== job 5656 ==
Design cordic_sin_cos, start of the top module:
module  cordic_sin_cos
#(    
    parameter PIPELINE  = 16                         
)
(
    input                               clk,
    input                               rst_n,
    input       signed  [31:0]          angle,       
    input                               pre_vaild,
    output  reg signed  [31:0]          sin, 
    output  reg signed  [31:0]          cos,
    output  reg                         post_vaild
);
Settings: LEC_CHECK=0, ABC_AREA=1, CAP_MARGIN=5, CORE_ASPECT_RATIO=1.31, CORE_MARGIN=2, CORE_UTILIZATION=29, CTS_CLUSTER_DIAMETER=70, CTS_CLUSTER_SIZE=94, GPL_TIMING_DRIVEN=1, HOLD_SLACK_MARGIN=-0.07, MAX_ROUTING_LAYER=met4, MIN_ROUTING_LAYER=met1, SETUP_SLACK_MARGIN=1.01, SLEW_MARGIN=35, TNS_END_PERCENT=40; clock period 7.34 ns.
run.sh (not shown) runs the stock make flow with config.mk's settings and CLKGATE_MAP_FILE=.
Both conditions hold for job 5656: the flow ran to the end and the final layout passed the timing, design-rule and antenna checks.
#### Input delta (job 2562 over job 5656)
Settings: changing CAP_MARGIN from 5 to 20; changing CTS_CLUSTER_DIAMETER from 70 to 365; changing TNS_END_PERCENT from 40 to 5; removing HOLD_SLACK_MARGIN (formerly -0.07); removing MIN_ROUTING_LAYER (formerly met1); changing CORE_UTILIZATION from 29 to 72; removing GPL_TIMING_DRIVEN (formerly 1); removing MAX_ROUTING_LAYER (formerly met4); changing CTS_CLUSTER_SIZE from 94 to 98; changing SLEW_MARGIN from 35 to 20; setting PLACE_DENSITY to 0.39 for the first time; changing SETUP_SLACK_MARGIN from 1.01 to 0.56; removing CORE_ASPECT_RATIO (formerly 1.31); changing the clock period (ns, I/O delays scaled along) from 7.34 to 1.86.
Findings:
In the tables for job 2562 and job 5656, post-placement setup slack reads lower with job 2562. Compared with job 5656, job 2562 shows horizontal die dimension lower by about 27%. Instance area at placement is higher on job 2562. Taking job 5656 over job 2562, the core outline area ratio works out to 2.5. FAIL job 2562 @ clock tree synthesis: tool exited with error.
diff inputs: job 2562 => job 8872
Settings: a deleted CTS_CLUSTER_DIAMETER that had been 365; a deleted SETUP_SLACK_MARGIN that had been 0.56; a deleted CTS_CLUSTER_SIZE that had been 98; a deleted ABC_AREA that had been 1; a deleted TNS_END_PERCENT that had been 5; a change of CAP_MARGIN from 20 to 5; a deleted PLACE_DENSITY that had been 0.39; a change of the clock period (ns, I/O delays scaled along) from 1.86 to 3.85.
### Flow results
When job 8872 is set beside job 2562, its area fraction in compound gates turns out to be 5.6 points larger. Note that the height of the die recorded for job 2562 amounts to 1.09 times the value seen in job 8872. Job 8872 | ERROR | global routing. Lower cell area after placement was reported by job 8872, not job 2562. Per the comparison of job 8872 with job 2562, area fraction in full adders, half adders and majority gates rose by 2.3 points; placed wire-length estimate after detailed placement went down 49%. Of job 8872 and job 2562, job 8872 shows the lower net count after synthesis, with job 2562 above it. Between job 2562 and job 8872, the flow reports die size decreasing by more than 10%. Re yosys stat chip area: job 8872 is 15% down on job 2562. Per the comparison of job 8872 with job 2562, synthesized area -15%; post-synthesis area per instance +32%.
Input changes introduced in job 7704 (baseline for comparison: job 8872):
Settings: SETUP_SLACK_MARGIN: unset -> 1.35; CAP_MARGIN: 5 -> 20; the clock period (ns, I/O delays scaled along): 3.85 -> 4.71.
Findings:
- The log for job 7704 ends in global routing with error GRT-0232, so the run never completed.
- Compared with job 8872, in job 7704 CTS buffer count lower, core outline area roughly the same.
- Synthesized cell count: job 8872 vs job 7704 identical
- Job 7704 vs. job 8872: number of enable-type register cells in the synthesized netlist now sits at about the same level, standard cell area after detailed placement now sits lower, placed wire-length estimate after detailed placement now sits lower, post-CTS setup buffer count now sits higher.
- [compare] base=job 8872 new=job 7704: worst slack after detailed placement went up 0.79 ns; fraction of registers with async set/reset ~0 delta.
What job 8945 does differently from job 7704 at the input level:
Settings: TNS_END_PERCENT: unset -> 5; SETUP_SLACK_MARGIN: 1.35 -> 0.56; HOLD_SLACK_MARGIN: unset -> 0.29; PLACE_DENSITY: unset -> 0.39; ABC_AREA: unset -> 1; CAP_MARGIN: 20 -> 0; CORE_ASPECT_RATIO: unset -> 0.7; CTS_CLUSTER_SIZE: unset -> 11; CTS_CLUSTER_DIAMETER: unset -> 365; the clock period (ns, I/O delays scaled along): 4.71 -> 1.86.
Findings:
- Seen in the log of job 8945: DPL-0038 during clock tree synthesis, after which the run never completed.
- Changes observed in job 8945 relative to job 7704: distinct cell type count of the synthesized netlist lost about 30%; XOR/XNOR share of the synthesized area shrank by 3.8 points; area fraction in full adders, half adders and majority gates moved down.
- Looking at instance count of the mapped netlist, job 8945 sits 6666 higher than job 7704 does.
- In the metrics for job 8945 and job 7704, the one carrying the higher synthesized area is job 8945.
- Measured against each other, job 8945 and job 7704 differ in height of the die, the lower figure coming from job 8945.
- What job 8945 reported for number of cells in the yosys synthesis report has to be multiplied by 0.64 to get the figure for job 7704.
- From job 7704 to job 8945, count of port buffers added during placement did not move at all.
[inputs] job 6851 vs job 8945
Settings: a deleted CTS_CLUSTER_DIAMETER that had been 365; a deleted HOLD_SLACK_MARGIN that had been 0.29; an added PLACE_DENSITY_LB_ADDON of 0.21; a change of SETUP_SLACK_MARGIN from 0.56 to 1.37; a change of CAP_MARGIN from 0 to 20; a deleted CTS_CLUSTER_SIZE that had been 11; a deleted PLACE_DENSITY that had been 0.39; a deleted ABC_AREA that had been 1; a deleted TNS_END_PERCENT that had been 5; a deleted CORE_ASPECT_RATIO that had been 0.7; a change of the clock period (ns, I/O delays scaled along) from 1.86 to 4.71.
### Flow results
- Job 8945: it failed during clock tree synthesis, and the tool reported DPL-0038.
- Job 6851 | ERROR | global routing
- Job 8945 ended up with simple AND/OR/NAND/NOR gates as its main logic family after synthesis; job 6851 ended up with AND-OR/OR-AND gates.
- Of job 8945 and job 6851, the lower multiplexer share of the synthesized area belongs to job 8945.
- Job 8945 -> job 6851: floorplan utilization flat
- The higher area share of xor/xnor cells in the synthesized design came out of job 6851.
- Job 6851 against job 8945: overall chip area shrank by 15%; post-synthesis cell count from yosys shrank by about 36%; placer congestion estimate shrank by about 20%; total of buffers placed on input and output ports held steady; simple-gate share of the synthesized area shrank by 14 points.
- Going from job 8945 to job 6851, yosys synthesis chip area shrank by about 15%; half-perimeter wire length after placement shrank by 57%; placement-stage worst setup slack grew by 1.91 ns.
